==> design/flow/design.v <==
module master (
	input wire clk,
	input wire rst_n,
	input wire [4:0] paddr,
	input wire [31:0] pwdata,
	input wire pwrite_in,
	input wire pready,
	output reg psel,
	output reg penable,
	output reg pwrite,
	output reg [4:0] paddr_out,
	output reg [31:0] pwdata_out
);
reg [1:0] state, next_state;
localparam IDLE = 2'b00;
localparam SETUP = 2'b01;
localparam ACCESS = 2'b10;
localparam WAIT = 2'b11;
always @(posedge clk or negedge rst_n) begin
	if(!rst_n) begin
		state <= IDLE;
	end else begin
		state <= next_state;
	end
end
always @(*) begin
	case (state)
		IDLE: begin
			next_state <=  SETUP; 
		end
		SETUP: begin
			next_state <= ACCESS;
		end
		ACCESS: begin
			next_state <= (pready) ? IDLE : WAIT;
		end
		WAIT: begin
			next_state <= (pready) ? IDLE : WAIT;
		end
	endcase
end
always @(posedge clk or negedge rst_n) begin
	if(!rst_n) begin
		psel <= 1'b0;
		penable <= 1'b0;
		pwrite <= 1'b0;
		paddr_out = 5'h00;
		pwdata_out = 32'h00000000;
	end else begin
		case (state) 
			IDLE: begin
				psel <= 1'b0;
				penable <= 1'b0;
				pwrite <= 1'b0;
			end
			SETUP: begin
				psel <= 1'b1;
				pwrite <= pwrite_in;
			end
			ACCESS: begin
				penable <= 1'b1;
				if(!pready) begin
					paddr_out <= paddr;
					pwdata_out <= pwdata;
				end 
			end
			WAIT: begin	
				if(!pready) begin
					paddr_out <= paddr;
					pwdata_out <= pwdata;
				end
			end
		endcase
	end
end	
endmodule
module slave (
	input wire clk,
	input wire rst_n,
	input wire psel,
	input wire penable,
	input wire pwrite,
	input wire [4:0] paddr,
	input wire [31:0] pwdata,
	output reg pready,
	output reg [31:0] data
);
reg [1:0] state, next_state;
reg [31:0] memory[31:0];
integer i;
reg [2:0] slave_time;
localparam IDLE = 2'b00;
localparam SETUP = 2'b01;
localparam ACCESS = 2'b10;
always @(posedge clk or negedge rst_n) begin
	if(!rst_n) begin
		state <= IDLE;
	end else begin
		state <= next_state;
	end
end
always @(*) begin
	case (state) 
		IDLE: next_state <= (psel) ? SETUP : IDLE; 
		SETUP: next_state <= (psel && penable) ? ACCESS : SETUP;
		ACCESS: next_state <= IDLE;
		default: next_state <= IDLE;
	endcase
end
always @(posedge clk or negedge rst_n) begin
	if(!rst_n) begin
		pready <= 1'b0;
		data <= 32'h00000000;
		for(i = 0; i < 32; i = i + 1) begin
			memory[i] <= 32'h00000000;
		end
		slave_time <= 3'b000;
	end else begin
		if(state == ACCESS) begin
			if(slave_time == 3'b100) begin
				if(pwrite) begin
					memory[paddr] <= pwdata;
					pready <= 1'b1;
					data <= 32'h00000000;
				end else begin
					data <= memory[paddr];
					pready <= 1'b1;
				end
				slave_time <= 3'b000;
			end else begin
				slave_time <= slave_time + 1'b1;
			end
		end else begin
			pready <= 1'b0;
		end
	end
end
endmodule
module top(
	input wire clk,
	input wire rst_n,
	input wire [4:0] paddr,
	input wire [31:0] pwdata,
	input wire pwrite_in,
	output reg [31:0] data,
	output reg pready
);
wire psel, penable, pwrite, pready_internal;
wire [4:0] paddr_internal;
wire [31:0] pwdata_internal, data_out;
master ic1 (
	.clk(clk),
	.rst_n(rst_n),
	.paddr(paddr),
	.pwdata(pwdata),
	.pwrite_in(pwrite_in),
	.pready(pready_internal),
	.psel(psel),
	.penable(penable),
	.pwrite(pwrite),
	.paddr_out(paddr_internal),
	.pwdata_out(pwdata_internal)
);
slave ic2 (
	.clk(clk),
	.rst_n(rst_n),
	.psel(psel),
	.penable(penable),
	.pwrite(pwrite),
	.paddr(paddr_internal),
	.pwdata(pwdata_internal),
	.pready(pready_internal),
	.data(data_out)
);
always @(*) begin
	pready <= pready_internal;
	data <= data_out;
end
endmodule
==> design/flow/run.sh <==
#!/bin/bash
# the make line also repeats each setting of config.mk as NAME=value (left out here)
make -C /OpenROAD-flow-scripts/flow DESIGN_CONFIG=/design/flow/config.mk WORK_HOME=/design/flow/orfs CLKGATE_MAP_FILE= finish
==> design/flow/config.mk <==
export PLATFORM = sky130hd
export DESIGN_NAME = top
export DESIGN_NICKNAME = top
export VERILOG_FILES = /design/flow/design.v
export SDC_FILE = /design/flow/constraint.sdc
export NUM_CORES = 4
export LEC_CHECK = 0
export CAP_MARGIN = 20
export CORE_MARGIN = 2
export CORE_UTILIZATION = 24
export PLACE_DENSITY = 0.6
export SLEW_MARGIN = 20
==> design/flow/constraint.sdc <==
create_clock -name core_clock -period 7.37 [get_ports {clk}]
set_input_delay 1.4740 -clock core_clock [delete_from_list [all_inputs] [get_ports {clk}]]
set_output_delay 1.4740 -clock core_clock [all_outputs]
set_load 0.01 [all_outputs]
==> summary.txt, run 1 <==
flow finished, numbers: worst slew pin tran=1.21 ns, GPL Wtd Cong=0.848, Comb pwr share=0.013, Pleak=27.2 nW, min cycle time layout=4.45 ns, I/O Buffers=72, CTS tree=done, count of library flops with an enable pin=0, CTS max path bufs=3, Dominant comb cell=multiplexers, Die ar.=206,000 um2, I/O Pins=73, Sw Share=0.219, hold path endpoint=ic1.state[2], post-synth net total=3,739, worst ir drop on vdd=0.187 mV, H-tree depth=3, top_reg_cell synth=dfrtp_1, CP Capture Point=ic2.data[29], Top Consumer=registers, row cnt=165, r2r worst-path depth=6, Layout Nets=3,704, core area=202,000 um2, required time of the critical path=7.96 ns, Seq/Total Area, Yosys=0.570, Min-Delay Startpoint=ic1.state[0], worst path cell trace=nand2b_2, nor2_4, a2111oi_0, nand4_1, nor4_1, o21ai_1, stage-log warning count=46, DP Wirelength=109,000 um, Worst R2R Setup Slack=2.92 ns, Max Fclk=225 MHz, Worst Skew=0.0341 ns, Chip Width=454 um, Total Routing Usage GR=0.174, xor+xnor area frac=0, Synth cell types=64, asr flop ratio synth=1.00, worst path bufs/invs=0, vias in the first global route=33,900, Num CTS Buffers=115, clock network fraction of total power=0.487, critical path depth=6, status=complete, no violations, crit end category=flip-flop, Multiplexer share=0.238, worst hold stages=0, Critical R2R Capture=ic2.data[29], vias per inst=5.21, Layout area overhead=16.1%, synthesized area=48,600 um2, Adder-Cell Fraction of Synth Area=0.000515, floorplan-stage core utilization=0.241, clk pwr=5.91 mW, Reg power frac=0.500, via count=33,500, Setup Buffers After CTS=0, First-pass DRT Iterations=6, Crit Path Max Fanout=53, final hold violations=0, area leader, netlist=dfrtp_1, initial drt markers=3,744, crit path DAT=5.04 ns, RSZ-0062 raised after global routing=no, Pwr Total=12.1 mW, first-pass GRT wire length=259,000 um, aoi share=0.0817, Post-DRT Antenna Nets=0, max-cap violations=0, Reg clk slew, reported paths=0.06 ns, R2R Path Start=ic1.paddr_out[1], Routed Wire Length=183,000 um, Root Buffer=clkbuf_16, yosys cell count=3,697, setup TNS=0 ns, #FFs+latches synth=1,107, Mean Syn Cell Area=13.1 um2, WL per Instance=28.4 um, hold buffers post-CTS=0, critical path's slowest cell=a2111oi_0, Pint=9.49 mW, Overflow after GRT=0, Post-Synth Simple-Gate Area=0.0761, Crit Path Category=reg -> reg, Layout fillers=20,400, Area leader share=0.569, combinational power=161 uW, Clock Sinks=1,107, cycle use final=0.604, PwrDens=215 nW/um2, clk latency of the worst-skew pair=0.73 ns, YS chip area=48,600 um2, initial antenna violation count=7, Psw=2.66 mW, Pins Over Slew Limit=0, total sequential power=6.08 mW, Yosys Warn Count=4, Post-Syn Instances=3,697, drt drc=0, Cell area leaders=dfrtp_1 (57%), mux2_2 (22%), a22oi_1 (4.1%), and3_1 (2.0%), nand2_1 (1.5%), most frequent cell after synthesis=dfrtp_1, largest net degree at the start of global routing=189, Die Ht=454 um, max_slew headroom=0.193, CP top delay family=simple AND/OR/NAND/NOR gates, critical path launch point type=flip-flop, Critical Path Source=ic1.paddr_out[1], Post-synth top cells=dfrtp_1 (1,105), mux2_2 (960), a22oi_1 (263), nand2_1 (197), clkbuf_1 (178), slowest stage delay, CP=1.07 ns, HP Class=reg -> reg, number of gates resized after CTS=0, setup violators final=0
through the flow:
step / hold WS, ns / utilization / instance area (um2) / instances / worst slack [ns]
after global placement: 0.390 / 0.260 / 52400 / 6210 / 3.12
after global routing: 0.405 / 0.280 / 56400 / 6436 / 2.77
after CTS: 0.402 / 0.279 / 56300 / 6431 / 3.16
after floorplan: 0.389 / - / 48600 / 3697 / 5.20
after detailed placement: 0.393 / 0.260 / 52500 / 6213 / 3.16
final: 0.401 / 0.280 / 56400 / 6438 / 2.92
layer usage:
| metal | global-route usage | up-vias | part of all wire |
|---|---|---|---|
| li1 | - | 13600 | - |
| met1 | 0.230 | 18000 | 0.41 |
| met2 | 0.273 | 1577 | 0.46 |
| met3 | 0.0354 | 418 | 0.084 |
| met4 | 0.0792 | 4 | 0.050 |
| met5 | 0.00443 | - | 0.00070 |
area by class of cell:
class / instances / area, um2 / share of cell area
multi-input combinational: 2230 / 19700 / 0.349
sequential: 1107 / 27700 / 0.491
clock buffer: 178 / 3480 / 0.0616
antenna: 3 / 7.51 / 0.000133
timing repair buffer: 196 / 1800 / 0.0319
inverter: 12 / 45.0 / 0.000798
tap: 2672 / 3340 / 0.0593
clock inverter: 40 / 352 / 0.00623
==> inputs of run 2 (changes only) <==
ABC_AREA = 1   (was default)
CORE_ASPECT_RATIO = 1.51   (was default)
CORE_MARGIN = 7   (was 2)
CORE_UTILIZATION = 49   (was 24)
CTS_CLUSTER_SIZE = 31   (was default)
GPL_TIMING_DRIVEN = 0   (was default)
HOLD_SLACK_MARGIN = 0.28   (was default)
MAX_ROUTING_LAYER = met4   (was default)
MIN_ROUTING_LAYER = met2   (was default)
PLACE_DENSITY = default   (was 0.6)
PLACE_DENSITY_LB_ADDON = 0.24   (was default)
SETUP_SLACK_MARGIN = 0.61   (was default)
SLEW_MARGIN = 5   (was 20)
TNS_END_PERCENT = 65   (was default)
clock period = 5.14 ns   (was 7.37 ns; I/O delays follow)
==> summary.txt, run 2 <==
yosys + openroad results -> Cell area leaders=dfrtp_1 (57%), nand2_1 (14%), nand3_1 (7.4%), o21ai_0 (6.4%), o21ai_1 (3.9%) (was dfrtp_1 (57%), mux2_2 (22%), a22oi_1 (4.1%), and3_1 (2.0%), nand2_1 (1.5%)), Adder-Cell Fraction of Synth Area=0.000512 (was 0.000515), Yosys Warn Count=4 (unchanged), Clock Sinks=1,107 (unchanged), Post-Syn Instances=5,957 (was 3,697), Multiplexer share=0 (was 0.238), Num CTS Buffers=109 (was 115), floorplan-stage core utilization=0.494 (was 0.241), Total Routing Usage GR=0.925, yosys cell count=5,957 (was 3,697), top_reg_cell synth=dfrtp_1 (unchanged), area leader, netlist=dfrtp_1 (unchanged), H-tree depth=3 (unchanged), I/O Pins=73 (unchanged), row cnt=142 (was 165), Root Buffer=clkbuf_16 (unchanged), core area=99,000 um2 (was 202,000 um2), Dominant comb cell=simple AND/OR/NAND/NOR gates (was multiplexers), post-synth net total=5,999 (was 3,739), count of library flops with an enable pin=0 (unchanged), area post-placement=52,200 um2 (was 52,500 um2), I/O Buffers=72 (unchanged), most frequent cell after synthesis=nand2_1 (was dfrtp_1), Die ar.=109,000 um2 (was 206,000 um2), Area leader share=0.566 (was 0.569), #FFs+latches synth=1,107 (unchanged), number of gates resized after CTS=0 (unchanged), Post-Synth Simple-Gate Area=0.272 (was 0.0761), Post-synth top cells=nand2_1 (1,863), dfrtp_1 (1,105), nand3_1 (719), o21ai_0 (623), nor2_1 (445) (was dfrtp_1 (1,105), mux2_2 (960), a22oi_1 (263), nand2_1 (197), clkbuf_1 (178)), Exit stage=5_1_grt, GPL Wtd Cong=1.37 (was 0.848), Setup Buffers After CTS=0 (unchanged), synthesized area=48,800 um2 (was 48,600 um2), asr flop ratio synth=1.00 (unchanged), status=did not finish (was complete, no violations), aoi share=0.112 (was 0.0817), Synth cell types=28 (was 64), dpl cells=7,388 (was 6,213), DP Wirelength=206,000 um (was 109,000 um), Mean Syn Cell Area=8.20 um2 (was 13.1 um2), Overflow after GRT=2,884, CTS max path bufs=3 (unchanged), xor+xnor area frac=0 (unchanged), tool error=[ERROR GRT-0116] Global routing finished with congestion. Check the congestion regions in the DRC Viewer., Die Ht=402 um (was 454 um), Seq/Total Area, Yosys=0.567 (was 0.570), YS chip area=48,800 um2 (was 48,600 um2), Chip Width=271 um (was 454 um), DP Worst Slack=0.993 ns (was 3.16 ns)
==> run 2: metrics by stage <==
step,hold slack (ns),utilization
3_3_place_gp,0.435,0.517
2_1_floorplan,0.391,-
4_1_cts,0.446,0.564
3_5_place_dp,0.438,0.527
==> run 2: what timing repair did <==
item	4_1_cts
hold buffers	1
setup endpoints to repair	0
endpoints found under the hold margin	50
==> run 2: layer usage <==
layer  track usage  GRT overflow
met1             -             -
met2         0.929           427
met3          1.03          2268
met4         0.760           189
met5             -             -
==> inputs of run 3 (changes only) <==
CORE_ASPECT_RATIO = default   (was 1.51)
CORE_MARGIN = 2   (was 7)
CORE_UTILIZATION = 72   (was 49)
CTS_CLUSTER_DIAMETER = 392   (was default)
CTS_CLUSTER_SIZE = 10   (was 31)
GPL_TIMING_DRIVEN = default   (was 0)
HOLD_SLACK_MARGIN = default   (was 0.28)
MAX_ROUTING_LAYER = default   (was met4)
MIN_ROUTING_LAYER = default   (was met2)
PLACE_DENSITY = 0.6   (was default)
PLACE_DENSITY_LB_ADDON = default   (was 0.24)
SETUP_SLACK_MARGIN = 0.3   (was 0.61)
SLEW_MARGIN = 20   (was 5)
TNS_END_PERCENT = default   (was 65)
clock period = 2.17 ns   (was 5.14 ns; I/O delays follow)
==> summary.txt, run 3 <==
yosys + openroad results -> status=did not finish (unchanged), Exit stage=5_1_grt (unchanged), tool error=[ERROR GRT-0232] Routing congestion too high. Check the congestion heatmap in the GUI. (was [ERROR GRT-0116] Global routing finished with congestion. Check the congestion regions in the DRC Viewer.), Die ar.=69,900 um2 (was 109,000 um2), Synth cell types=28 (unchanged), GPL Wtd Cong=0.919 (was 1.37), Area leader share=0.566 (unchanged), Die Ht=264 um (was 402 um), #FFs+latches synth=1,107 (unchanged), core area=67,200 um2 (was 99,000 um2), Cell area leaders=dfrtp_1 (57%), nand2_1 (14%), nand3_1 (7.4%), o21ai_0 (6.4%), o21ai_1 (3.9%) (unchanged), Chip Width=264 um (was 271 um), aoi share=0.112 (unchanged), Mean Syn Cell Area=8.20 um2 (unchanged), YS chip area=48,800 um2 (unchanged), Post-synth top cells=nand2_1 (1,863), dfrtp_1 (1,105), nand3_1 (719), o21ai_0 (623), nor2_1 (445) (unchanged), Multiplexer share=0 (unchanged), I/O Buffers=72 (unchanged), DP Wirelength=106,000 um (was 206,000 um), most frequent cell after synthesis=nand2_1 (unchanged), Root Buffer=clkbuf_16 (unchanged), synthesized area=48,800 um2 (unchanged), Overflow after GRT=40, floorplan-stage core utilization=0.727 (was 0.494), Num CTS Buffers=120 (was 109), Seq/Total Area, Yosys=0.567 (unchanged), row cnt=95 (was 142), Total Routing Usage GR=0.833, DP Worst Slack=-0.0843 ns (was 0.993 ns), asr flop ratio synth=1.00 (unchanged), CTS max path bufs=3 (unchanged), Post-Synth Simple-Gate Area=0.272 (unchanged), top_reg_cell synth=dfrtp_1 (unchanged), post-synth net total=5,999 (unchanged), area leader, netlist=dfrtp_1 (unchanged), Yosys Warn Count=4 (unchanged), Dominant comb cell=simple AND/OR/NAND/NOR gates (unchanged), yosys cell count=5,957 (unchanged), count of library flops with an enable pin=0 (unchanged), H-tree depth=3 (unchanged), Clock Sinks=1,107 (unchanged), Post-Syn Instances=5,957 (unchanged), I/O Pins=73 (unchanged), Adder-Cell Fraction of Synth Area=0.000512 (unchanged), xor+xnor area frac=0 (unchanged)
==> run 3: per-layer routing <==
layer / overflow / GRT usage
met1: 1 / 0.851
met2: 17 / 0.937
met3: 0 / 0.720
met4: 21 / 0.793
met5: 1 / 0.653
==> run 3: per-stage QoR <==
| step | std cells | hold slack [ns] | instance area [um2] | total power, mW | util |
|---|---|---|---|---|---|
| after floorplan | 5957 | 0.138 | 48900 | 21.0 | - |
| after global placement | 6752 | 0.372 | 53000 | 21.6 | 0.789 |
| after detailed placement | 6752 | 0.372 | 53000 | 21.6 | 0.789 |
| after CTS | 7003 | 0.258 | 59000 | 39.1 | 0.878 |
==> run 3: what timing repair did <==
| action | CTS |
|---|---|
| buffers inserted | 67 |
| hold endpoints to repair | 72 |
| pin swaps | 49 |
| gates cloned | 40 |
| resized | 339 |
| setup endpoints to repair | 1089 |
| hold buffers | 1 |
==> inputs of run 4 (changes only) <==
ABC_AREA = default   (was 1)
CORE_UTILIZATION = 32   (was 72)
CTS_CLUSTER_DIAMETER = default   (was 392)
CTS_CLUSTER_SIZE = default   (was 10)
SETUP_SLACK_MARGIN = default   (was 0.3)
clock period = 3.91 ns   (was 2.17 ns; I/O delays follow)
==> summary.txt, run 4 <==
flow finished, numbers: status=complete, no violations (was did not finish), Dominant comb cell=multiplexers (was simple AND/OR/NAND/NOR gates), most frequent cell after synthesis=dfrtp_1 (was nand2_1), Chip Width=394 um (was 264 um), Reg clk slew, reported paths=0.07 ns, asr flop ratio synth=1.00 (unchanged), worst path cell trace=buf_4, nor3b_2, buf_4, and3_1, a2111oi_0, nand3_1, nor4_1, o21ai_1, Multiplexer share=0.238 (was 0), CTS max path bufs=3 (unchanged), aoi share=0.0817 (was 0.112), Critical R2R Capture=ic2.data[24], fin cells=5,867, Psw=5.00 mW, Pins Over Slew Limit=0, Max Fclk=298 MHz, most used cell, CP=buf_4, Layout fillers=14,500, r2r worst-path depth=8, Pleak=27.6 nW, count of library flops with an enable pin=0 (unchanged), stage-log warning count=31, total sequential power=11.5 mW, Comb pwr share=0.014, First-pass DRT Iterations=5, first-pass GRT wire length=255,000 um, Layout area overhead=16.0%, via count=33,800, Clock Sinks=1,107 (unchanged), CP top delay family=AND-OR/OR-AND gates, worst path bufs/invs=2, Post-DRT Antenna Nets=0, Pint=17.9 mW, required time of the critical path=4.53 ns, hold buffers post-CTS=0 (was 1), Sw Share=0.219, setup TNS=0 ns, Worst R2R Setup Slack=0.56 ns, dpl cells=5,649 (was 6,752), drt drc=0, Seq/Total Area, Yosys=0.570 (was 0.567), xor+xnor area frac=0 (unchanged), setup violators final=0, crit end category=flip-flop, area leader, netlist=dfrtp_1 (unchanged), vias per inst=5.77, Top Consumer=registers, min cycle time layout=3.35 ns, worst ir drop on vdd=0.327 mV, #FFs+latches synth=1,107 (unchanged), max-cap violations=0, H-tree depth=3 (unchanged), Cell area leaders=dfrtp_1 (57%), mux2_2 (22%), a22oi_1 (4.1%), and3_1 (2.0%), nand2_1 (1.5%) (was dfrtp_1 (57%), nand2_1 (14%), nand3_1 (7.4%), o21ai_0 (6.4%), o21ai_1 (3.9%)), Post-synth top cells=dfrtp_1 (1,105), mux2_2 (960), a22oi_1 (263), nand2_1 (197), clkbuf_1 (178) (was nand2_1 (1,863), dfrtp_1 (1,105), nand3_1 (719), o21ai_0 (623), nor2_1 (445)), initial drt markers=3,643, Setup Buffers After CTS=0 (was 67), worst slew pin tran=1.21 ns, top_reg_cell synth=dfrtp_1 (unchanged), Reg power frac=0.501, Mean Syn Cell Area=13.1 um2 (was 8.20 um2), CP Capture Point=ic2.data[24], HP Class=in -> async, Adder-Cell Fraction of Synth Area=0.000515 (was 0.000512), cycle use final=0.858, core area=151,000 um2 (was 67,200 um2), Post-Synth Simple-Gate Area=0.0761 (was 0.272), crit path DAT=3.97 ns, Yosys Warn Count=4 (unchanged), combinational power=326 uW, number of gates resized after CTS=0 (was 339), Num CTS Buffers=115 (was 120), vias in the first global route=33,900, Critical Path Source=ic1.paddr_out[0], Crit Path Max Fanout=21, post-synth net total=3,739 (was 5,999), DP Wirelength=108,000 um (was 106,000 um), R2R Path Start=ic1.paddr_out[0], Routed Wire Length=178,000 um, critical path depth=8, clock network fraction of total power=0.485, largest net degree at the start of global routing=115, critical path launch point type=flip-flop, initial antenna violation count=5, GPL Wtd Cong=0.873 (was 0.919), clk latency of the worst-skew pair=0.75 ns, slowest stage delay, CP=0.96 ns, Post-Syn Instances=3,697 (was 5,957), PwrDens=406 nW/um2, CTS tree=done, max_slew headroom=0.192, final hold violations=0, Die ar.=155,000 um2 (was 69,900 um2), synthesized area=48,600 um2 (was 48,800 um2), Layout Nets=3,781, row cnt=143 (was 95), Overflow after GRT=0, I/O Pins=73 (unchanged), Synth cell types=64 (was 28), yosys cell count=3,697 (was 5,957), Area leader share=0.569 (was 0.566), Die Ht=394 um (was 264 um), WL per Instance=30.4 um, YS chip area=48,600 um2 (was 48,800 um2), RSZ-0062 raised after global routing=no, clk pwr=11.1 mW, critical path's slowest cell=a2111oi_0, Total Routing Usage GR=0.226, I/O Buffers=72 (unchanged), Root Buffer=clkbuf_16 (unchanged), Crit Path Category=reg -> reg, floorplan-stage core utilization=0.321 (was 0.727), Worst Skew=0.0373 ns
run 4: per-stage QoR:
step	setup slack (ns)	hold slack (ns)	total power [mW]	cell area, um2	utilization
after global routing	0.453	0.138	23.5	56400	0.372
after global placement	0.543	0.394	12.0	52500	0.347
after CTS	0.626	0.108	23.0	56300	0.372
after detailed placement	0.644	0.394	12.0	52500	0.347
final	0.557	0.114	22.9	56400	0.372
after floorplan	1.74	0.389	11.7	48600	-
run 4: area by class of cell:
type	count	area, um2	area share
Sequential cell	1107	27700	0.492
Multi-Input combinational cell	2230	19700	0.349
Clock buffer	180	3510	0.0622
Timing Repair Buffer	273	2560	0.0455
Tap cell	2030	2540	0.0451
Clock inverter	33	290	0.00515
Inverter	12	45.0	0.000799
Antenna cell	2	5.00	0.0000888
run 4: routing by layer:
metal	part of all wire	up-vias	global-route usage	wire length, um
met5	0	-	0.00185	0
met4	0.054	0	0.110	9620
met3	0.086	448	0.0437	15300
met2	0.44	1658	0.344	79200
met1	0.42	18000	0.308	73900
li1	-	13700	-	-
==> inputs of run 5 (changes only) <==
CORE_UTILIZATION = 69   (was 32)
CTS_CLUSTER_SIZE = 14   (was default)
SETUP_SLACK_MARGIN = 0.62   (was default)
clock period = 2.53 ns   (was 3.91 ns; I/O delays follow)
==> summary.txt, run 5 <==
yosys + openroad results -> status=did not finish (was complete, no violations), Exit stage=5_1_grt, Synth cell types=64 (unchanged), Clock Sinks=1,107 (unchanged), Adder-Cell Fraction of Synth Area=0.000515 (unchanged), post-synth net total=3,739 (unchanged), xor+xnor area frac=0 (unchanged), CTS max path bufs=3 (unchanged), row cnt=97 (was 143), asr flop ratio synth=1.00 (unchanged), Seq/Total Area, Yosys=0.570 (unchanged), count of library flops with an enable pin=0 (unchanged), aoi share=0.0817 (unchanged), Dominant comb cell=multiplexers (unchanged), Post-Synth Simple-Gate Area=0.0761 (unchanged), Multiplexer share=0.238 (unchanged), most frequent cell after synthesis=dfrtp_1 (unchanged), GPL Wtd Cong=0.936 (was 0.873), Root Buffer=clkbuf_16 (unchanged), floorplan-stage core utilization=0.695 (was 0.321), Post-synth top cells=dfrtp_1 (1,105), mux2_2 (960), a22oi_1 (263), nand2_1 (197), clkbuf_1 (178) (unchanged), Cell area leaders=dfrtp_1 (57%), mux2_2 (22%), a22oi_1 (4.1%), and3_1 (2.0%), nand2_1 (1.5%) (unchanged), DP Wirelength=108,000 um (about the same), yosys cell count=3,697 (unchanged), Chip Width=269 um (was 394 um), Area leader share=0.569 (unchanged), Mean Syn Cell Area=13.1 um2 (unchanged), H-tree depth=3 (unchanged), area leader, netlist=dfrtp_1 (unchanged), synthesized area=48,600 um2 (unchanged), I/O Buffers=72 (unchanged), Die Ht=269 um (was 394 um), I/O Pins=73 (unchanged), top_reg_cell synth=dfrtp_1 (unchanged), Yosys Warn Count=4 (unchanged), Die ar.=72,600 um2 (was 155,000 um2), YS chip area=48,600 um2 (unchanged), Num CTS Buffers=111 (was 115), core area=69,900 um2 (was 151,000 um2), Post-Syn Instances=3,697 (unchanged), #FFs+latches synth=1,107 (unchanged)
[run 5: what timing repair did]
action | in CTS
endpoints found under the setup margin | 1089
pin swaps | 108
resized | 345
gates cloned | 20
hold buffers | 1
buffers inserted | 87
hold endpoints to repair | 29
[run 5: metrics by stage]
step | instances | cell area [um2] | TNS (ns) | setup WS (ns) | util
2_1_floorplan | 3697 | 51500 | 0 | 0.434 | -
3_3_place_gp | 4675 | 55200 | -2.68 | -0.252 | 0.790
3_5_place_dp | 4677 | 55300 | -2.03 | -0.242 | 0.791
4_1_cts | 4991 | 62200 | 0 | 0.219 | 0.890
==> inputs of run 6 (changes only) <==
ABC_AREA = 1   (was default)
CAP_MARGIN = 5   (was 20)
CELL_PAD_IN_SITES_DETAIL_PLACEMENT = 1   (was default)
CELL_PAD_IN_SITES_GLOBAL_PLACEMENT = 2   (was default)
CORE_MARGIN = 3   (was 2)
CORE_UTILIZATION = 26   (was 69)
CTS_CLUSTER_SIZE = default   (was 14)
GPL_ROUTABILITY_DRIVEN = 0   (was default)
PLACE_DENSITY = default   (was 0.6)
PLACE_DENSITY_LB_ADDON = 0.0   (was default)
SETUP_SLACK_MARGIN = default   (was 0.62)
TNS_END_PERCENT = 65   (was default)
clock period = 4.41 ns   (was 2.53 ns; I/O delays follow)
==> summary.txt, run 6 <==
flow finished, numbers: worst ir drop on vdd=0.278 mV, Post-synth top cells=nand2_1 (1,863), dfrtp_1 (1,105), nand3_1 (719), o21ai_0 (623), nor2_1 (445) (was dfrtp_1 (1,105), mux2_2 (960), a22oi_1 (263), nand2_1 (197), clkbuf_1 (178)), required time of the critical path=5.10 ns, Mean Syn Cell Area=8.20 um2 (was 13.1 um2), Chip Width=439 um (was 269 um), stage-log warning count=33, H-tree depth=4 (was 3), Psw=5.11 mW, Pint=17.5 mW, r2r worst-path depth=5, number of gates resized after CTS=0 (was 345), via count=42,100, Post-Syn Instances=5,957 (was 3,697), Area leader share=0.566 (was 0.569), area leader, netlist=dfrtp_1 (unchanged), critical path's slowest cell=nor2_4, min cycle time layout=3.68 ns, Worst R2R Setup Slack=0.73 ns, post-synth net total=5,999 (was 3,739), PwrDens=391 nW/um2, max-cap violations=0, clock network fraction of total power=0.537, critical path launch point type=flip-flop, Post-DRT Antenna Nets=0, Final Util=0.311, final instance area=57,800 um2, Max Fclk=272 MHz, Pleak=28.2 nW, setup TNS=0 ns, Cell area leaders=dfrtp_1 (57%), nand2_1 (14%), nand3_1 (7.4%), o21ai_0 (6.4%), o21ai_1 (3.9%) (was dfrtp_1 (57%), mux2_2 (22%), a22oi_1 (4.1%), and3_1 (2.0%), nand2_1 (1.5%)), crit end category=flip-flop, dpl cells=8,227 (was 4,677), Critical R2R Capture=ic2.memory[18][16], Sw Share=0.226, final hold violations=0, Setup Buffers After CTS=0 (was 87), Multiplexer share=0 (was 0.238), crit path DAT=4.37 ns, #FFs+latches synth=1,107 (unchanged), Die ar.=193,000 um2 (was 72,600 um2), Comb pwr share=0.014, Layout area overhead=18.4%, worst slew pin tran=1.15 ns, initial drt markers=2,970, row cnt=158 (was 97), Overflow after GRT=0, vias in the first global route=42,900, total sequential power=10.2 mW, Critical Path Source=ic1.paddr_out[4], YS chip area=48,800 um2 (was 48,600 um2), Seq/Total Area, Yosys=0.567 (was 0.570), worst path bufs/invs=2, Layout Nets=5,936, I/O Pins=73 (unchanged), WL per Instance=28.9 um, Num CTS Buffers=145 (was 111), Adder-Cell Fraction of Synth Area=0.000512 (was 0.000515), Worst Slack Setup Final=0.730 ns, Pins Over Slew Limit=0, critical path depth=5, worst path cell trace=inv_8, buf_4, nor2_4, nand2_4, o21ai_0, Clock Sinks=1,107 (unchanged), clk pwr=12.2 mW, Synth cell types=28 (was 64), Top Consumer=clock, Reg clk slew, reported paths=0.06 ns, clk latency of the worst-skew pair=0.80 ns, I/O Buffers=72 (unchanged), DP Wirelength=149,000 um (was 108,000 um), First-pass DRT Iterations=5, HP Class=in -> async, floorplan-stage core utilization=0.263 (was 0.695), area post-placement=53,000 um2 (was 55,300 um2), DP Worst Slack=0.717 ns (was -0.242 ns), Crit Path Category=reg -> reg, max_slew headroom=0.231, synthesized area=48,800 um2 (was 48,600 um2), R2R Path Start=ic1.paddr_out[4], largest net degree at the start of global routing=138, status=complete, no violations (was did not finish), Dominant comb cell=simple AND/OR/NAND/NOR gates (was multiplexers), core area=186,000 um2 (was 69,900 um2), CTS max path bufs=3 (unchanged), aoi share=0.112 (was 0.0817), combinational power=311 uW, initial antenna violation count=11, Crit Path Max Fanout=64, worst hold slack=0.151 ns, Yosys Warn Count=4 (unchanged), drt drc=0, CTS tree=done, most frequent cell after synthesis=nand2_1 (was dfrtp_1), Reg power frac=0.449, first-pass GRT wire length=350,000 um, cycle use final=0.834, Root Buffer=clkbuf_16 (unchanged), CP top delay family=simple AND/OR/NAND/NOR gates, setup violators final=0, Routed Wire Length=245,000 um, Die Ht=439 um (was 269 um), Pwr Total=22.6 mW, yosys cell count=5,957 (was 3,697), CP Capture Point=ic2.memory[18][16], top_reg_cell synth=dfrtp_1 (unchanged), count of library flops with an enable pin=0 (unchanged), fin cells=8,491, Worst Skew=0.0277 ns, slowest stage delay, CP=0.83 ns, hold buffers post-CTS=0 (was 1), Total Routing Usage GR=0.255, vias per inst=4.96, Post-Synth Simple-Gate Area=0.272 (was 0.0761), asr flop ratio synth=1.00 (unchanged), RSZ-0062 raised after global routing=no, xor+xnor area frac=0 (unchanged)
[run 6: cell type report]
| cell class | instances | area [um2] |
|---|---|---|
| tap | 2480 | 3100 |
| sequential | 1107 | 27700 |
| multi-input combinational | 4278 | 19200 |
| timing repair buffer | 284 | 2750 |
| inverter | 78 | 300 |
| clock inverter | 15 | 158 |
| clock buffer | 242 | 4640 |
| fill | 21700 | 128000 |
| antenna | 7 | 17.5 |
[run 6: metal layers]
metal	global-route usage	share of wire
met1	0.380	0.50
met2	0.398	0.45
met3	0.0262	0.031
met4	0.0544	0.020
met5	0	0
==> inputs of run 7 (changes only) <==
ABC_AREA = default   (was 1)
CAP_MARGIN = 20   (was 5)
CELL_PAD_IN_SITES_DETAIL_PLACEMENT = default   (was 1)
CELL_PAD_IN_SITES_GLOBAL_PLACEMENT = default   (was 2)
CORE_MARGIN = 2   (was 3)
CORE_UTILIZATION = 72   (was 26)
GPL_ROUTABILITY_DRIVEN = default   (was 0)
PLACE_DENSITY = 0.64   (was default)
PLACE_DENSITY_LB_ADDON = default   (was 0.0)
SETUP_SLACK_MARGIN = 0.43   (was default)
TNS_END_PERCENT = default   (was 65)
clock period = 3.2 ns   (was 4.41 ns; I/O delays follow)
==> summary.txt, run 7 <==
flow finished, numbers: area leader, netlist=dfrtp_1 (unchanged), First-pass DRT Iterations=6 (was 5), final hold violations=0 (unchanged), Pins Over Slew Limit=0 (unchanged), asr flop ratio synth=1.00 (unchanged), Chip Width=264 um (was 439 um), critical path's slowest cell=nor3_2 (was nor2_4), status=complete, no violations (unchanged), CTS tree=done (unchanged), Reg area=27,700 um2 (about the same), via count=35,600 (was 42,100), Total Routing Usage GR=0.488 (was 0.255), worst slew pin tran=1.24 ns (was 1.15 ns), Root Buffer=clkbuf_16 (unchanged), Synth cell types=64 (was 28), Mean Syn Cell Area=13.1 um2 (was 8.20 um2), top_reg_cell synth=dfrtp_1 (unchanged), Psw=5.82 mW (was 5.11 mW), combinational power=387 uW (was 311 uW), Cell area leaders=dfrtp_1 (57%), mux2_2 (22%), a22oi_1 (4.1%), and3_1 (2.0%), nand2_1 (1.5%) (was dfrtp_1 (57%), nand2_1 (14%), nand3_1 (7.4%), o21ai_0 (6.4%), o21ai_1 (3.9%)), max-cap violations=0 (unchanged), worst path cell trace=buf_4, nor3_2, buf_4, nand2_2, nor2_4, buf_4, mux2_2 (was inv_8, buf_4, nor2_4, nand2_4, o21ai_0), RSZ-0062 raised after global routing=yes (was no), row cnt=95 (was 158), most frequent cell after synthesis=dfrtp_1 (was nand2_1), Pint=22.1 mW (was 17.5 mW), stage-log warning count=38 (was 33), I/O Buffers=72 (unchanged), Pleak=28.0 nW (was 28.2 nW), H-tree depth=3 (was 4), DP Wirelength=102,000 um (was 149,000 um), DP Worst Slack=0.153 ns (was 0.717 ns), synthesized area=48,600 um2 (was 48,800 um2), Seq/Total Area, Yosys=0.570 (was 0.567), Multiplexer share=0.238 (was 0), first-pass GRT wire length=245,000 um (was 350,000 um), Worst Slack Setup Final=0.270 ns (was 0.730 ns), Overflow after GRT=0 (unchanged), Die ar.=69,600 um2 (was 193,000 um2), Layout Nets=3,836 (was 5,936), Adder-Cell Fraction of Synth Area=0.000515 (was 0.000512), setup violators final=0 (unchanged), YS chip area=48,600 um2 (was 48,800 um2), initial drt markers=4,516 (was 2,970), clk latency of the worst-skew pair=0.69 ns (was 0.80 ns), core area=67,000 um2 (was 186,000 um2), most used cell, CP=buf_4, clk pwr=13.5 mW (was 12.2 mW), vias per inst=7.46 (was 4.96), xor+xnor area frac=0 (unchanged), min cycle time layout=2.93 ns (was 3.68 ns), PwrDens=503 nW/um2 (was 391 nW/um2), Comb pwr share=0.014 (about the same), Post-Synth Simple-Gate Area=0.0761 (was 0.272), slowest stage delay, CP=0.64 ns (was 0.83 ns), yosys cell count=3,697 (was 5,957), Crit Path Max Fanout=19 (was 64), setup TNS=0 ns (unchanged), R2R Path Start=ic1.paddr_out[0] (was ic1.paddr_out[4]), critical path depth=7 (was 5), WL per Instance=35.3 um (was 28.9 um), #FFs+latches synth=1,107 (unchanged), Crit Path Category=reg -> reg (unchanged), Max Fclk=341 MHz (was 272 MHz), count of library flops with an enable pin=0 (unchanged), total sequential power=14.0 mW (was 10.2 mW), required time of the critical path=3.77 ns (was 5.10 ns), Worst R2R Setup Slack=0.27 ns (was 0.73 ns), Worst Skew=0.0235 ns (was 0.0277 ns), CP top delay family=buffers and inverters (was simple AND/OR/NAND/NOR gates), crit end category=flip-flop (unchanged), largest net degree at the start of global routing=133 (was 138), critical path launch point type=flip-flop (unchanged), vias in the first global route=36,800 (was 42,900), post-synth net total=3,739 (was 5,999), HP Class=reg -> reg (was in -> async), Critical Path Source=ic1.paddr_out[0] (was ic1.paddr_out[4]), Post-DRT Antenna Nets=0 (unchanged), GPL Wtd Cong=0.933, Min-Delay Startpoint=ic1.state[0], Sw Share=0.208 (was 0.226), Num CTS Buffers=111 (was 145), I/O Pins=73 (unchanged), Reg clk slew, reported paths=0.06 ns (about the same), Area leader share=0.569 (was 0.566), max_slew headroom=0.172 (was 0.231), Final Util=0.828 (was 0.311), Reg power frac=0.501 (was 0.449), MI comb area=19,800 um2 (was 19,200 um2), cycle use final=0.916 (was 0.834), Critical R2R Capture=ic2.memory[0][22] (was ic2.memory[18][16]), aoi share=0.0817 (was 0.112), worst hold stages=0, Yosys Warn Count=4 (unchanged), drt drc=0 (unchanged), Top Consumer=registers (was clock), hold path endpoint=ic1.state[2], CTS max path bufs=3 (unchanged), initial antenna violation count=7 (was 11), floorplan-stage core utilization=0.725 (was 0.263), r2r worst-path depth=7 (was 5), worst ir drop on vdd=0.494 mV (was 0.278 mV), Layout area overhead=14.1% (was 18.4%), Dominant comb cell=multiplexers (was simple AND/OR/NAND/NOR gates), Die Ht=264 um (was 439 um), worst path bufs/invs=3 (was 2), clock network fraction of total power=0.485 (was 0.537), Clock Sinks=1,107 (unchanged), Routed Wire Length=168,000 um (was 245,000 um), CP Capture Point=ic2.memory[0][22] (was ic2.memory[18][16]), Layout fillers=3,624 (was 21,700), Post-synth top cells=dfrtp_1 (1,105), mux2_2 (960), a22oi_1 (263), nand2_1 (197), clkbuf_1 (178) (was nand2_1 (1,863), dfrtp_1 (1,105), nand3_1 (719), o21ai_0 (623), nor2_1 (445)), crit path DAT=3.50 ns (was 4.37 ns), Post-Syn Instances=3,697 (was 5,957)
## run 7: what timing repair did
| item | 4_1_cts | 5_1_grt |
|---|---|---|
| endpoints found under the setup margin | 38 | 109 |
| cloned | 0 | 1 |
| hold endpoints to repair | 14 | 0 |
| hold buffers | 1 | 0 |
| setup buffers | 7 | 12 |
| gates resized | 18 | 40 |
| pin swaps | 1 | 3 |
## run 7: through the flow
stage	cells	power [mW]	hold slack, ns	area (um2)
after floorplan	3697	14.3	0.344	48600
after global placement	4533	14.6	0.391	51200
after detailed placement	4533	14.6	0.398	51200
after CTS	4746	27.9	0.401	55200
after global routing	4759	28.5	0.406	55500
final	4766	27.9	0.396	55500
## run 7: cell type report
class,count,share of cell area
diodes,7,0.000316
clock buffers,170,0.0608
clock inverters,35,0.00801
inverters,12,0.000812
multi-input cells,2231,0.357
flip-flops and latches,1107,0.500
well taps,873,0.0197
repair buffers,331,0.0538
## run 7: layer usage
| metal | vias up | part of all wire | GRT usage |
|---|---|---|---|
| li1 | 13800 | - | - |
| met1 | 18300 | 0.35 | 0.627 |
| met2 | 2555 | 0.43 | 0.698 |
| met3 | 860 | 0.13 | 0.164 |
| met4 | 8 | 0.086 | 0.355 |
| met5 | - | 0.00026 | 0.00139 |
==> inputs of run 8 (changes only) <==
ABC_AREA = 1   (was default)
CELL_PAD_IN_SITES_GLOBAL_PLACEMENT = 2   (was default)
CORE_ASPECT_RATIO = 1.22   (was default)
CORE_UTILIZATION = 48   (was 72)
CTS_CLUSTER_SIZE = 52   (was default)
MAX_ROUTING_LAYER = met5   (was default)
PLACE_DENSITY = default   (was 0.64)
SETUP_SLACK_MARGIN = default   (was 0.43)
TNS_END_PERCENT = 25   (was default)
clock period = 3.67 ns   (was 3.2 ns; I/O delays follow)
==> summary.txt, run 8 <==
flow finished, numbers: status=complete, no violations (unchanged), Critical Path Source=ic1.paddr_out[2] (was ic1.paddr_out[0]), max-cap violations=0 (unchanged), initial antenna violation count=1 (was 7), Die ar.=104,000 um2 (was 69,600 um2), setup TNS=0 ns (unchanged), clock network fraction of total power=0.491 (was 0.485), worst path bufs/invs=2 (was 3), First-pass DRT Iterations=5 (was 6), PwrDens=445 nW/um2 (was 503 nW/um2), top_reg_cell synth=dfrtp_1 (unchanged), floorplan-stage core utilization=0.483 (was 0.725), Total Routing Usage GR=0.365 (was 0.488), critical path's slowest cell=nor2_2 (was nor3_2), Mean Syn Cell Area=8.20 um2 (was 13.1 um2), most frequent cell after synthesis=nand2_1 (was dfrtp_1), required time of the critical path=4.31 ns (was 3.77 ns), vias in the first global route=39,600 (was 36,800), Post-DRT Antenna Nets=0 (unchanged), GPL Wtd Cong=0.846 (was 0.933), Clock Sinks=1,107 (unchanged), Crit Path Max Fanout=11 (was 19), Overflow after GRT=0 (unchanged), Multiplexer share=0 (was 0.238), CP Capture Point=ic2.data[26] (was ic2.memory[0][22]), via count=42,200 (was 35,600), Pint=19.3 mW (was 22.1 mW), min cycle time layout=3.17 ns (was 2.93 ns), Root Buffer=clkbuf_16 (unchanged), Layout area overhead=13.6% (was 14.1%), row cnt=129 (was 95), Setup Buffers After CTS=0 (was 7), Post-Synth Simple-Gate Area=0.272 (was 0.0761), drt drc=0 (unchanged), Reg clk slew, reported paths=0.06 ns (about the same), fin cells=7,250 (was 4,766), Num CTS Buffers=117 (was 111), Reg power frac=0.494 (was 0.501), yosys cell count=5,957 (was 3,697), CTS max path bufs=3 (unchanged), YS chip area=48,800 um2 (was 48,600 um2), vias per inst=5.82 (was 7.46), Chip Width=293 um (was 264 um), synthesized area=48,800 um2 (was 48,600 um2), Max Fclk=315 MHz (was 341 MHz), xor+xnor area frac=0 (unchanged), combinational power=351 uW (was 387 uW), Layout Nets=5,885 (was 3,836), cycle use final=0.865 (was 0.916), Sw Share=0.217 (was 0.208), Area leader share=0.566 (was 0.569), Seq/Total Area, Yosys=0.567 (was 0.570), Adder-Cell Fraction of Synth Area=0.000512 (was 0.000515), Crit Path Category=reg -> reg (unchanged), #FFs+latches synth=1,107 (unchanged), largest net degree at the start of global routing=155 (was 133), H-tree depth=3 (unchanged), count of library flops with an enable pin=0 (unchanged), RSZ-0062 raised after global routing=no (was yes), stage-log warning count=36 (was 38), Die Ht=356 um (was 264 um), crit path DAT=3.82 ns (was 3.50 ns), most used cell, CP=nand2_1 (was buf_4), asr flop ratio synth=1.00 (unchanged), Worst Skew=0.0230 ns (was 0.0235 ns), first-pass GRT wire length=278,000 um (was 245,000 um), Post-synth top cells=nand2_1 (1,863), dfrtp_1 (1,105), nand3_1 (719), o21ai_0 (623), nor2_1 (445) (was dfrtp_1 (1,105), mux2_2 (960), a22oi_1 (263), nand2_1 (197), clkbuf_1 (178)), WL per Instance=25.9 um (was 35.3 um), total sequential power=12.2 mW (was 14.0 mW), I/O Pins=73 (unchanged), CP top delay family=simple AND/OR/NAND/NOR gates (was buffers and inverters), slowest stage delay, CP=0.72 ns (was 0.64 ns), max_slew headroom=0.255 (was 0.172), core area=101,000 um2 (was 67,000 um2), Cell area leaders=dfrtp_1 (57%), nand2_1 (14%), nand3_1 (7.4%), o21ai_0 (6.4%), o21ai_1 (3.9%) (was dfrtp_1 (57%), mux2_2 (22%), a22oi_1 (4.1%), and3_1 (2.0%), nand2_1 (1.5%)), Dominant comb cell=simple AND/OR/NAND/NOR gates (was multiplexers), R2R Path Start=ic1.paddr_out[2] (was ic1.paddr_out[0]), Routed Wire Length=188,000 um (was 168,000 um), Final Util=0.548 (was 0.828), crit end category=flip-flop (unchanged), number of gates resized after CTS=0 (was 18), CTS tree=done (unchanged), Pwr Total=24.7 mW (was 27.9 mW), critical path launch point type=flip-flop (unchanged), Top Consumer=registers (unchanged), worst slew pin tran=1.12 ns (was 1.24 ns), hold buffers post-CTS=0 (was 1), post-synth net total=5,999 (was 3,739), worst path cell trace=nand2_2, inv_2, nand2_1, nor2_2, buf_4, nand2_1, nand3_1, nor2_1, nand3_1, nand2_1, nand2_1 (was buf_4, nor3_2, buf_4, nand2_2, nor2_4, buf_4, mux2_2), HP Class=in -> async (was reg -> reg), Post-Syn Instances=5,957 (was 3,697), Pleak=27.6 nW (was 28.0 nW), Ant. Diodes=0 (was 7), Layout fillers=9,630 (was 3,624), dpl cells=7,027 (was 4,533), r2r worst-path depth=11 (was 7), final hold violations=0 (unchanged), clk pwr=12.1 mW (was 13.5 mW), setup violators final=0 (unchanged), Yosys Warn Count=4 (unchanged), Comb pwr share=0.014 (about the same), worst ir drop on vdd=0.363 mV (was 0.494 mV), critical path depth=11 (was 7), area leader, netlist=dfrtp_1 (unchanged), Critical R2R Capture=ic2.data[26] (was ic2.memory[0][22]), clk latency of the worst-skew pair=0.72 ns (was 0.69 ns), I/O Buffers=72 (unchanged), Pins Over Slew Limit=0 (unchanged), DP Wirelength=110,000 um (was 102,000 um), Synth cell types=28 (was 64), aoi share=0.112 (was 0.0817), Worst R2R Setup Slack=0.50 ns (was 0.27 ns), initial drt markers=4,750 (was 4,516), Psw=5.36 mW (was 5.82 mW)
run 8: area by class of cell:
class	count	area, um2	share of cell area
clock buffers	189	3580	0.0645
clock inverters	27	314	0.00566
inverters	78	300	0.00541
multi-input cells	4278	19100	0.344
flip-flops and latches	1107	27700	0.499
well taps	1310	1640	0.0295
repair buffers	261	2880	0.0519
run 8: stage by stage:
step / hold slack (ns) / worst slack, ns / instance area, um2
floorplan: 0.391 / 1.70 / 48800
global placement: 0.423 / 0.666 / 51400
detailed placement: 0.421 / 0.628 / 51400
CTS: 0.0309 / 0.614 / 55300
global route: 0.0731 / 0.484 / 55500
finish: 0.0428 / 0.496 / 55500
run 8: per-layer routing:
metal,vias up,track usage,wire (um)
met2,1737,0.580,86500
met5,-,0,0
met1,20700,0.513,80400
met3,315,0.0567,14900
met4,0,0.121,6190
li1,19400,-,-
==> inputs of run 9 (changes only) <==
ABC_AREA = default   (was 1)
CELL_PAD_IN_SITES_GLOBAL_PLACEMENT = default   (was 2)
CORE_ASPECT_RATIO = default   (was 1.22)
CORE_UTILIZATION = 72   (was 48)
CTS_CLUSTER_SIZE = default   (was 52)
GPL_TIMING_DRIVEN = 1   (was default)
MAX_ROUTING_LAYER = default   (was met5)
PLACE_DENSITY = 0.66   (was default)
SETUP_SLACK_MARGIN = 0.46   (was default)
SLEW_MARGIN = 25   (was 20)
TNS_END_PERCENT = default   (was 25)
clock period = 3.05 ns   (was 3.67 ns; I/O delays follow)
==> summary.txt, run 9 <==
flow finished, numbers: Adder-Cell Fraction of Synth Area=0.000515 (was 0.000512), Pleak=28.1 nW (was 27.6 nW), asr flop ratio synth=1.00 (unchanged), vias per inst=7.53 (was 5.82), Layout area overhead=15.7% (was 13.6%), Chip Width=264 um (was 293 um), Layout fillers=3,446 (was 9,630), PwrDens=511 nW/um2 (was 445 nW/um2), initial drt markers=4,813 (was 4,750), worst path bufs/invs=3 (was 2), via count=35,900 (was 42,200), Die ar.=69,600 um2 (was 104,000 um2), floorplan-stage core utilization=0.725 (was 0.483), Final Util=0.839 (was 0.548), status=complete, no violations (unchanged), Layout Nets=3,844 (was 5,885), area leader, netlist=dfrtp_1 (unchanged), drt drc=0 (unchanged), required time of the critical path=3.65 ns (was 4.31 ns), Cell area leaders=dfrtp_1 (57%), mux2_2 (22%), a22oi_1 (4.1%), and3_1 (2.0%), nand2_1 (1.5%) (was dfrtp_1 (57%), nand2_1 (14%), nand3_1 (7.4%), o21ai_0 (6.4%), o21ai_1 (3.9%)), r2r worst-path depth=8 (was 11), Critical Path Source=ic1.paddr_out[0] (was ic1.paddr_out[2]), Worst R2R Setup Slack=0.39 ns (was 0.50 ns), CP top delay family=simple AND/OR/NAND/NOR gates (unchanged), most frequent cell after synthesis=dfrtp_1 (was nand2_1), RSZ-0062 raised after global routing=yes (was no), synthesized area=48,600 um2 (was 48,800 um2), DP Worst Slack=0.0159 ns (was 0.628 ns), Multiplexer share=0.238 (was 0), Post-Synth Simple-Gate Area=0.0761 (was 0.272), count of library flops with an enable pin=0 (unchanged), Max Fclk=376 MHz (was 315 MHz), Sw Share=0.213 (was 0.217), Top Consumer=registers (unchanged), combinational power=424 uW (was 351 uW), worst path cell trace=buf_4, or3b_4, buf_4, nor2_4, buf_6, a221oi_1, a31o_2, o211ai_1 (was nand2_2, inv_2, nand2_1, nor2_2, buf_4, nand2_1, nand3_1, nor2_1, nand3_1, nand2_1, nand2_1), CP Capture Point=ic2.data[14] (was ic2.data[26]), CTS max path bufs=3 (unchanged), worst hold stages=0, I/O Pins=73 (unchanged), Mean Syn Cell Area=13.1 um2 (was 8.20 um2), Area leader share=0.569 (was 0.566), stage-log warning count=38 (was 36), min cycle time layout=2.66 ns (was 3.17 ns), Pins Over Slew Limit=0 (unchanged), yosys cell count=3,697 (was 5,957), row cnt=95 (was 129), crit path DAT=3.26 ns (was 3.82 ns), area post-placement=51,500 um2 (was 51,400 um2), clk pwr=13.6 mW (was 12.1 mW), Pint=22.6 mW (was 19.3 mW), Min-Delay Startpoint=ic1.state[0], setup TNS=0 ns (unchanged), Die Ht=264 um (was 356 um), final instance area=56,300 um2 (was 55,500 um2), HP Class=reg -> reg (was in -> async), xor+xnor area frac=0 (unchanged), Num CTS Buffers=108 (was 117), Post-synth top cells=dfrtp_1 (1,105), mux2_2 (960), a22oi_1 (263), nand2_1 (197), clkbuf_1 (178) (was nand2_1 (1,863), dfrtp_1 (1,105), nand3_1 (719), o21ai_0 (623), nor2_1 (445)), I/O Buffers=72 (unchanged), Yosys Warn Count=4 (unchanged), Seq/Total Area, Yosys=0.570 (was 0.567), setup violators final=0 (unchanged), Reg clk slew, reported paths=0.06 ns (about the same), YS chip area=48,600 um2 (was 48,800 um2), core area=67,000 um2 (was 101,000 um2), final hold violations=0 (unchanged), Crit Path Max Fanout=14 (was 11), Clock Sinks=1,107 (unchanged), first-pass GRT wire length=248,000 um (was 278,000 um), slowest stage delay, CP=0.46 ns (was 0.72 ns), hold path endpoint=ic1.state[2], DP Wirelength=104,000 um (was 110,000 um), aoi share=0.0817 (was 0.112), WL per Instance=36.1 um (was 25.9 um), critical path launch point type=flip-flop (unchanged), Worst Skew=0.0262 ns (was 0.0230 ns), max-cap violations=0 (unchanged), Crit Path Category=reg -> reg (unchanged), cycle use final=0.872 (was 0.865), clk latency of the worst-skew pair=0.69 ns (was 0.72 ns), Total Routing Usage GR=0.495 (was 0.365), Post-Syn Instances=3,697 (was 5,957), Worst Slack Setup Final=0.392 ns (was 0.496 ns), worst ir drop on vdd=0.500 mV (was 0.363 mV), H-tree depth=3 (unchanged), initial antenna violation count=6 (was 1), worst slew pin tran=1.33 ns (was 1.12 ns), Synth cell types=64 (was 28), Root Buffer=clkbuf_16 (unchanged), Psw=6.13 mW (was 5.36 mW), Comb pwr share=0.015 (was 0.014), largest net degree at the start of global routing=106 (was 155), worst hold slack=0.415 ns (was 0.0428 ns), Dominant comb cell=multiplexers (was simple AND/OR/NAND/NOR gates), Post-DRT Antenna Nets=0 (unchanged), CTS tree=done (unchanged), Critical R2R Capture=ic2.data[14] (was ic2.data[26]), critical path depth=8 (was 11), Reg power frac=0.511 (was 0.494), most used cell, CP=buf_4 (was nand2_1), post-synth net total=3,739 (was 5,999), top_reg_cell synth=dfrtp_1 (unchanged), GPL Wtd Cong=0.936 (was 0.846), crit end category=flip-flop (unchanged), #FFs+latches synth=1,107 (unchanged), R2R Path Start=ic1.paddr_out[0] (was ic1.paddr_out[2]), total sequential power=14.7 mW (was 12.2 mW), vias in the first global route=36,800 (was 39,600), Routed Wire Length=172,000 um (was 188,000 um), Overflow after GRT=0 (unchanged), clock network fraction of total power=0.474 (was 0.491), First-pass DRT Iterations=6 (was 5), critical path's slowest cell=dfrtp_2 (was nor2_2), max_slew headroom=0.109 (was 0.255)
==> run 9: through the flow <==
stage	total power, mW	cells
final	28.7	4766
after global routing	29.3	4764
after CTS	28.7	4754
after detailed placement	15.4	4529
after global placement	15.4	4529
after floorplan	15.0	3697
==> run 9: layout make-up <==
class                      instances  area (um2)  area share
clock inverter                    32         394     0.00701
sequential                      1107       27700       0.493
multi-input combinational       2231       20200       0.359
antenna                            2        5.00   0.0000890
inverter                          12        45.0    0.000801
tap                              873        1090      0.0194
timing repair buffer             342        3560      0.0633
clock buffer                     167        3230      0.0575
==> run 9: repair_timing <==
action | CTS | global route
pin swaps | 4 | 12
endpoints found under the hold margin | 48 | 0
setup endpoints to repair | 99 | 325
gates resized | 65 | 86
hold buffers | 1 | 0
gates cloned | 0 | 2
buffers inserted | 25 | 7
==> run 9: routing by layer <==
| metal | up-vias | part of all wire | track usage |
|---|---|---|---|
| met5 | - | 0.00037 | 0 |
| met4 | 2 | 0.082 | 0.335 |
| met3 | 863 | 0.14 | 0.165 |
| met2 | 2825 | 0.43 | 0.714 |
| met1 | 18300 | 0.35 | 0.643 |
| li1 | 13900 | - | - |
==> inputs of run 10 (changes only) <==
ABC_AREA = 1   (was default)
CTS_CLUSTER_DIAMETER = 45   (was default)
CTS_CLUSTER_SIZE = 22   (was default)
PLACE_DENSITY = default   (was 0.66)
PLACE_DENSITY_LB_ADDON = 0.29   (was default)
SETUP_SLACK_MARGIN = -0.11   (was 0.46)
clock period = 3.53 ns   (was 3.05 ns; I/O delays follow)
==> summary.txt, run 10 <==
flow finished, numbers: worst path bufs/invs=4 (was 3), RSZ-0062 raised after global routing=no (was yes), Overflow after GRT=0 (unchanged), setup TNS=0 ns (unchanged), R2R Path Start=ic2.slave_time[0] (was ic1.paddr_out[0]), total sequential power=12.7 mW (was 14.7 mW), aoi share=0.112 (was 0.0817), First-pass DRT Iterations=10 (was 6), Post-synth top cells=nand2_1 (1,863), dfrtp_1 (1,105), nand3_1 (719), o21ai_0 (623), nor2_1 (445) (was dfrtp_1 (1,105), mux2_2 (960), a22oi_1 (263), nand2_1 (197), clkbuf_1 (178)), Mean Syn Cell Area=8.20 um2 (was 13.1 um2), vias per inst=6.91 (was 7.53), top_reg_cell synth=dfrtp_1 (unchanged), most frequent cell after synthesis=nand2_1 (was dfrtp_1), Top Consumer=clock (was registers), Crit Path Max Fanout=64 (was 14), crit path DAT=3.84 ns (was 3.26 ns), combinational power=357 uW (was 424 uW), vias in the first global route=45,400 (was 36,800), CTS tree=done (unchanged), I/O Buffers=72 (unchanged), Post-Synth Simple-Gate Area=0.272 (was 0.0761), status=complete, no violations (unchanged), Num CTS Buffers=118 (was 108), Layout Nets=5,858 (was 3,844), Sw Share=0.233 (was 0.213), worst slew pin tran=1.15 ns (was 1.33 ns), Yosys Warn Count=4 (unchanged), met2 WL=72,200 um (was 74,100 um), final instance area=54,800 um2 (was 56,300 um2), metal1 wirelength=56,900 um (was 59,400 um), Worst R2R Setup Slack=0.24 ns (was 0.39 ns), yosys cell count=5,957 (was 3,697), Worst Skew=0.0248 ns (was 0.0262 ns), largest net degree at the start of global routing=133 (was 106), Worst Slack Setup Final=0.238 ns (was 0.392 ns), DP Wirelength=95,800 um (was 104,000 um), Pins Over Slew Limit=0 (unchanged), Layout area overhead=12.2% (was 15.7%), Reg power frac=0.479 (was 0.511), Pleak=27.5 nW (was 28.1 nW), critical path depth=12 (was 8), Pint=20.3 mW (was 22.6 mW), Root Buffer=clkbuf_16 (unchanged), slowest stage delay, CP=0.57 ns (was 0.46 ns), xor+xnor area frac=0 (unchanged), H-tree depth=3 (unchanged), min cycle time layout=3.29 ns (was 2.66 ns), Reg clk slew, reported paths=0.07 ns (was 0.06 ns), hold buffers post-CTS=0 (was 1), worst ir drop on vdd=0.519 mV (was 0.500 mV), stage-log warning count=40 (was 38), row cnt=95 (unchanged), Total Routing Usage GR=0.506 (was 0.495), worst path cell trace=inv_1, ha_1, nand2_1, nor2_1, inv_2, nor2_4, inv_2, nor2_4, buf_4, nand2_4, nand2_1, o21ai_1 (was buf_4, or3b_4, buf_4, nor2_4, buf_6, a221oi_1, a31o_2, o211ai_1), GPL Wtd Cong=0.949 (was 0.936), Clock Sinks=1,107 (unchanged), WL per Instance=25.8 um (was 36.1 um), Post-Syn Instances=5,957 (was 3,697), Multiplexer share=0 (was 0.238), Comb pwr share=0.014 (was 0.015), clk pwr=13.4 mW (was 13.6 mW), critical path launch point type=flip-flop (unchanged), Critical Path Source=ic2.slave_time[0] (was ic1.paddr_out[0]), drt drc=0 (unchanged), max_slew headroom=0.229 (was 0.109), Max Fclk=304 MHz (was 376 MHz), Cell area leaders=dfrtp_1 (57%), nand2_1 (14%), nand3_1 (7.4%), o21ai_0 (6.4%), o21ai_1 (3.9%) (was dfrtp_1 (57%), mux2_2 (22%), a22oi_1 (4.1%), and3_1 (2.0%), nand2_1 (1.5%)), #FFs+latches synth=1,107 (unchanged), Max Used Layer=met5 (unchanged), CP top delay family=simple AND/OR/NAND/NOR gates (unchanged), clk latency of the worst-skew pair=0.74 ns (was 0.69 ns), cycle use final=0.933 (was 0.872), r2r worst-path depth=12 (was 8), floorplan-stage core utilization=0.727 (was 0.725), Seq/Total Area, Yosys=0.567 (was 0.570), CTS max path bufs=3 (unchanged), Die Ht=264 um (about the same), crit end category=flip-flop (unchanged), Post-DRT Antenna Nets=0 (unchanged), synthesized area=48,800 um2 (was 48,600 um2), I/O Pins=73 (unchanged), PwrDens=483 nW/um2 (was 511 nW/um2), Crit Path Category=reg -> reg (unchanged), required time of the critical path=4.08 ns (was 3.65 ns), YS chip area=48,800 um2 (was 48,600 um2), core area=67,200 um2 (was 67,000 um2), post-synth net total=5,999 (was 3,739), critical path's slowest cell=nand2_4 (was dfrtp_2), Routed Wire Length=176,000 um (was 172,000 um), initial drt markers=8,200 (was 4,813), via count=47,000 (was 35,900), final hold violations=0 (unchanged), Synth cell types=28 (was 64), number of gates resized after CTS=0 (was 65), area leader, netlist=dfrtp_1 (unchanged), metal3 WL=31,400 um (was 24,400 um), Area leader share=0.566 (was 0.569), first-pass GRT wire length=266,000 um (was 248,000 um), CP Capture Point=ic2.memory[10][10] (was ic2.data[14]), Critical R2R Capture=ic2.memory[10][10] (was ic2.data[14]), worst hold slack=0.0276 ns (was 0.415 ns), initial antenna violation count=10 (was 6), count of library flops with an enable pin=0 (unchanged), Adder-Cell Fraction of Synth Area=0.000512 (was 0.000515), Die ar.=69,900 um2 (was 69,600 um2), area post-placement=50,500 um2 (was 51,500 um2), max-cap violations=0 (unchanged), DP Worst Slack=0.465 ns (was 0.0159 ns), Setup Buffers After CTS=0 (was 25), setup violators final=0 (unchanged), HP Class=in -> async (was reg -> reg), Psw=6.16 mW (was 6.13 mW), Layout fillers=3,893 (was 3,446), asr flop ratio synth=1.00 (unchanged), clock network fraction of total power=0.507 (was 0.474), Dominant comb cell=simple AND/OR/NAND/NOR gates (was multiplexers), Chip Width=264 um (about the same)
[run 10: layer usage]
metal  track usage  up-vias
li1              -    19400
met1         0.634    22000
met2         0.700     4380
met3         0.227     1297
met4         0.357       10
met5       0.00762        -
[run 10: metrics by stage]
stage / cells / utilization / power [mW]
final: 6807 / 0.816 / 26.5
after global routing: 6794 / 0.815 / 26.9
after CTS: 6793 / 0.815 / 26.4
after detailed placement: 6568 / 0.751 / 13.3
after global placement: 6568 / 0.751 / 13.3
after floorplan: 5957 / - / 12.9
[run 10: cell type report]
class	instances	area (um2)	share of cell area
tap	873	1090	0.0199
antenna	13	32.5	0.000594
sequential	1107	27700	0.506
clock inverter	89	1110	0.0202
timing repair buffer	233	2370	0.0432
inverter	78	303	0.00553
multi-input combinational	4278	19000	0.347
clock buffer	136	3150	0.0575
==> inputs of run 11 (changes only) <==
ABC_AREA = default   (was 1)
CORE_UTILIZATION = 40   (was 72)
CTS_CLUSTER_DIAMETER = default   (was 45)
CTS_CLUSTER_SIZE = default   (was 22)
GPL_TIMING_DRIVEN = default   (was 1)
HOLD_SLACK_MARGIN = 0.27   (was default)
PLACE_DENSITY_LB_ADDON = default   (was 0.29)
SETUP_SLACK_MARGIN = default   (was -0.11)
SLEW_MARGIN = 10   (was 25)
clock period = 5.0 ns   (was 3.53 ns; I/O delays follow)
==> summary.txt, run 11 <==
flow finished, numbers: status=complete, no violations (unchanged), WL per Instance=32.6 um (was 25.8 um), initial drt markers=3,696 (was 8,200), Cell area leaders=dfrtp_1 (57%), mux2_2 (22%), a22oi_1 (4.1%), and3_1 (2.0%), nand2_1 (1.5%) (was dfrtp_1 (57%), nand2_1 (14%), nand3_1 (7.4%), o21ai_0 (6.4%), o21ai_1 (3.9%)), Mean Syn Cell Area=13.1 um2 (was 8.20 um2), critical path depth=6 (was 12), worst path bufs/invs=0 (was 4), Comb pwr share=0.013 (was 0.014), count of library flops with an enable pin=0 (unchanged), aoi share=0.0817 (was 0.112), YS chip area=48,600 um2 (was 48,800 um2), via count=33,600 (was 47,000), Dominant comb cell=multiplexers (was simple AND/OR/NAND/NOR gates), Post-DRT Antenna Nets=0 (unchanged), drt drc=0 (unchanged), First-pass DRT Iterations=6 (was 10), top_reg_cell synth=dfrtp_1 (unchanged), Root Buffer=clkbuf_16 (unchanged), Top Consumer=registers (was clock), Die Ht=353 um (was 264 um), required time of the critical path=5.60 ns (was 4.08 ns), Setup Buffers After CTS=0 (unchanged), hold buffers post-CTS=0 (unchanged), Overflow after GRT=0 (unchanged), CP top delay family=simple AND/OR/NAND/NOR gates (unchanged), HP Class=in -> async (unchanged), Sw Share=0.218 (was 0.233), Reg power frac=0.502 (was 0.479), Post-Syn Instances=3,697 (was 5,957), I/O Pins=73 (unchanged), Worst Skew=0.0401 ns (was 0.0248 ns), Worst R2R Setup Slack=1.19 ns (was 0.24 ns), Clock Sinks=1,107 (unchanged), critical path launch point type=flip-flop (unchanged), largest net degree at the start of global routing=142 (was 133), Reg clk slew, reported paths=0.07 ns (about the same), Critical R2R Capture=ic2.data[27] (was ic2.memory[10][10]), Yosys Warn Count=4 (unchanged), RSZ-0062 raised after global routing=no (unchanged), asr flop ratio synth=1.00 (unchanged), r2r worst-path depth=6 (was 12), final hold violations=0 (unchanged), setup violators final=0 (unchanged), R2R Path Start=ic1.paddr_out[0] (was ic2.slave_time[0]), Synth cell types=64 (was 28), Psw=3.90 mW (was 6.16 mW), crit path DAT=4.41 ns (was 3.84 ns), yosys cell count=3,697 (was 5,957), vias per inst=6.19 (was 6.91), Pleak=27.5 nW (about the same), Critical Path Source=ic1.paddr_out[0] (was ic2.slave_time[0]), setup TNS=0 ns (unchanged), CP Capture Point=ic2.data[27] (was ic2.memory[10][10]), clk pwr=8.67 mW (was 13.4 mW), Layout fillers=10,700 (was 3,893), Max Fclk=262 MHz (was 304 MHz), Pwr Total=17.9 mW (was 26.5 mW), DP Wirelength=105,000 um (was 95,800 um), slowest stage delay, CP=0.96 ns (was 0.57 ns), H-tree depth=3 (unchanged), Adder-Cell Fraction of Synth Area=0.000515 (was 0.000512), fin cells=5,421 (was 6,807), CTS max path bufs=3 (unchanged), critical path's slowest cell=a2111oi_0 (was nand2_4), vias in the first global route=33,100 (was 45,400), min cycle time layout=3.81 ns (was 3.29 ns), Pint=14.0 mW (was 20.3 mW), core area=120,000 um2 (was 67,200 um2), Layout Nets=3,746 (was 5,858), row cnt=127 (was 95), #FFs+latches synth=1,107 (unchanged), Total Routing Usage GR=0.281 (was 0.506), most frequent cell after synthesis=dfrtp_1 (was nand2_1), Seq/Total Area, Yosys=0.570 (was 0.567), Die ar.=124,000 um2 (was 69,900 um2), max_slew headroom=0.185 (was 0.229), GPL Wtd Cong=0.857 (was 0.949), Num CTS Buffers=115 (was 118), I/O Buffers=72 (unchanged), clk latency of the worst-skew pair=0.73 ns (was 0.74 ns), dpl cells=5,187 (was 6,568), Layout area overhead=14.5% (was 12.2%), Crit Path Category=reg -> reg (unchanged), worst ir drop on vdd=0.324 mV (was 0.519 mV), stage-log warning count=48 (was 40), Chip Width=353 um (was 264 um), Crit Path Max Fanout=32 (was 64), xor+xnor area frac=0 (unchanged), clock network fraction of total power=0.485 (was 0.507), combinational power=231 uW, Routed Wire Length=176,000 um (about the same), Pins Over Slew Limit=0 (unchanged), PwrDens=321 nW/um2 (was 483 nW/um2), first-pass GRT wire length=253,000 um (was 266,000 um), Post-synth top cells=dfrtp_1 (1,105), mux2_2 (960), a22oi_1 (263), nand2_1 (197), clkbuf_1 (178) (was nand2_1 (1,863), dfrtp_1 (1,105), nand3_1 (719), o21ai_0 (623), nor2_1 (445)), post-synth net total=3,739 (was 5,999), max-cap violations=0 (unchanged), synthesized area=48,600 um2 (was 48,800 um2), number of gates resized after CTS=0 (unchanged), area leader, netlist=dfrtp_1 (unchanged), CTS tree=done (unchanged), total sequential power=8.96 mW (was 12.7 mW)
run 11: layout make-up:
type	instances	area, um2	share of cell area
Sequential cell	1107	27700	0.498
Multi-Input combinational cell	2230	19700	0.354
Clock buffer	176	3500	0.0628
Timing Repair Buffer	238	2390	0.0430
Tap cell	1612	2020	0.0362
Clock inverter	35	302	0.00542
Inverter	12	45.0	0.000809
Antenna cell	11	27.5	0.000494
run 11: per-layer routing:
| layer | global-route usage | wire length, um | up-vias |
|---|---|---|---|
| met4 | 0.118 | 8290 | 4 |
| met3 | 0.0598 | 15900 | 409 |
| li1 | - | - | 13700 |
| met5 | 0 | 20 | - |
| met1 | 0.392 | 74100 | 17800 |
| met2 | 0.424 | 78200 | 1641 |
run 11: stage by stage:
stage,hold slack (ns),cell area [um2],setup slack (ns),util
after floorplan,0.389,48600,2.83,-
after global placement,0.390,51500,1.41,0.428
after detailed placement,0.393,51500,1.36,0.428
after CTS,0.322,55300,1.33,0.460
after global routing,0.343,55700,1.09,0.463
final,0.308,55700,1.19,0.463
Power is estimated from default activity; no workload was simulated.
